Setup of build 93:
Design arkanoid_audio, start of the top module:
module arkanoid_audio
(
	input                clk_48m,
	input                reset,       
	input          [9:0] sound_raw,   
	input                pause,
	input                vol_boost,
	output signed [15:0] sound
);
Size: roughly 2,500 cells after synthesis, ~30 I/O pins, roughly 0.022 mm2 of cells after synthesis.
make LEC_CHECK=0 CAP_MARGIN=5 CORE_MARGIN=2 CORE_UTILIZATION=72 CTS_CLUSTER_DIAMETER=28 CTS_CLUSTER_SIZE=39 MAX_ROUTING_LAYER=met4 SETUP_SLACK_MARGIN=1.05 SLEW_MARGIN=20 finish   # period 9.35 ns
run.sh (not shown) runs the stock make flow with config.mk's settings and CLKGATE_MAP_FILE=.
Build 93 ran in full, but the layout does not pass; the checks complain about negative setup slack.
Edits applied to the flow inputs when going from build 93 to build 97:
Settings: CTS_CLUSTER_SIZE no longer set, was 39; CORE_UTILIZATION now 71, was 72; CTS_CLUSTER_DIAMETER no longer set, was 28; SETUP_SLACK_MARGIN no longer set, was 1.05; MAX_ROUTING_LAYER no longer set, was met4; CAP_MARGIN now 20, was 5; the clock period (ns, I/O delays scaled along) now 8.19, was 9.35.
## What came out
[flow] build 97 | stages: complete | final checks: fail | reason: negative setup slack. Compared with build 93, the router placed more vias in build 97. Of build 97 and build 93, build 97 shows the higher logic area, with build 93 below it. Across both runs, aggregate routed wire length was higher for build 97 than for build 93. lpf.lpf6db.x0[10]$_SDFFE_PN0P_ as the launching instance or port of the critical path was reported by build 93, and lpf.lpf6db.x0[8]$_SDFFE_PN0P_ by build 97. From build 93 to build 97 the numbers moved as follows: post-route non-filler standard cell count up 202, combinational group share of total power flat, setup slack down 1.31 ns, met2 track demand over resource in global routing up 11 points, final area up about 7.5%. Number of failing setup endpoints in the final timing report: build 97 vs build 93 up 10.
Changes in build 88 relative to build 97:
Settings: CORE_UTILIZATION: 71 -> 60; SETUP_SLACK_MARGIN: unset -> 3.16; the clock period (ns, I/O delays scaled along): 8.19 -> 13.3.
## What came out
Build 88 | stages: all done | timing, DRC, antenna: all pass. Delta (build 88 minus build 97): net count of the finished layout went down, max-slew headroom at the worst pin decreased by 2.4 points relative to the old numbers, final cell count moved down, design area now smaller. [compare] base=build 97 new=build 88: required time reported for the critical path endpoint moved up; portion of netlist area occupied by mux cells level. Overall power went down by more than a quarter going from build 97 to build 88. Summary of the comparison: sequential share of layout area is higher in build 88, relative to build 97. Share of final layout cell area taken by non-clock buffers delta for build 88 relative to build 97: 8.6 points lower. | number of clock buffer instances in the layout | build 88 vs build 97 | 1 higher |. Build 88: worst setup slack after layout 5.05 ns above build 97.
For build 26, these inputs were changed with respect to build 88:
Settings: an added CTS_CLUSTER_SIZE of 98; an added TNS_END_PERCENT of 5; a change of SETUP_SLACK_MARGIN from 3.16 to 3.62; an added CTS_CLUSTER_DIAMETER of 400; a change of CORE_UTILIZATION from 60 to 72.
[summary]
Compared to build 88, build 26 has post-route fraction of the period consumed by the critical path 0.61 points lower.
Cells: build 26 has fewer instances than build 88
Total power: build 26 vs build 88 — no meaningful difference
Looking at last element of the critical path, the lpf.lpf6db.y0[15]$_SDFFE_PN0P_ result is from build 26; the lpf.lpf6db.y0[14]$_SDFFE_PN0P_ one comes from build 88.
[build 26 vs build 88] growth of design area from synthesis to finish: higher in build 26
Modified inputs, build 91 compared to build 26
Settings: CTS_CLUSTER_DIAMETER removed (was 400); SETUP_SLACK_MARGIN changed from 3.62 to -0.35; CORE_UTILIZATION changed from 72 to 71; TNS_END_PERCENT removed (was 5); CTS_CLUSTER_SIZE removed (was 98); the clock period (ns, I/O delays scaled along) changed from 13.3 to 8.26.
Results
- Build 91: flow complete, layout not clean; failing: negative setup slack
- On area growth from synthesis to layout, the lower figure sits with build 26, not build 91.
- Build 91 vs build 26, met3 routed wirelength went up by 24%.
- Going from build 26 to build 91, number of global-route vias before repair grew by more than 10%.
- Compared with build 26, build 91 shows a met2 usage in global routing that is 11 points higher.
- Relative to build 26, build 91 degrades first-iteration DRC count.
- Between build 26 and build 91, overall fraction of global-route tracks in use increased.
- As of build 91, post-route standard cell area excluding fillers had risen by more than 10% compared to build 26.
- Re area reported by Yosys stat: no difference whatsoever between build 91 and build 26.
- Maximum achievable frequency up 1.2 MHz in build 91 wrt build 26
- Build 91 vs. build 26: combinational power went up by 63%; buffer count excluding the clock tree in the final layout went up by 730%.
#### Input delta (build 67 over build 91)
Settings: an added CTS_CLUSTER_SIZE of 100; an added CTS_CLUSTER_DIAMETER of 399; a change of SETUP_SLACK_MARGIN from -0.35 to 0.34; a change of CORE_UTILIZATION from 71 to 67; a change of the clock period (ns, I/O delays scaled along) from 8.26 to 20.0.
Notes after the runs:
Build 67 reached the final stage; the timing, design-rule and antenna checks on its layout passed.
The higher global-route usage came out of build 91.
Summary of build 67 over build 91: slew at the pin closest to its max-slew limit grew by 0.14 ns, register-to-register slack grew by 11.04 ns, minimum setup slack in the final design grew by 11.04 ns, final period demand of the worst path grew by 0.70 ns, critical path depth shrank by 3.
The higher global-route wire length before repair of build 67 and build 91 is in build 91.
Compared with build 91, build 67 shows a total detailed-routing wirelength that is about 17% lower.
Power is estimated from default activity; no workload was simulated.
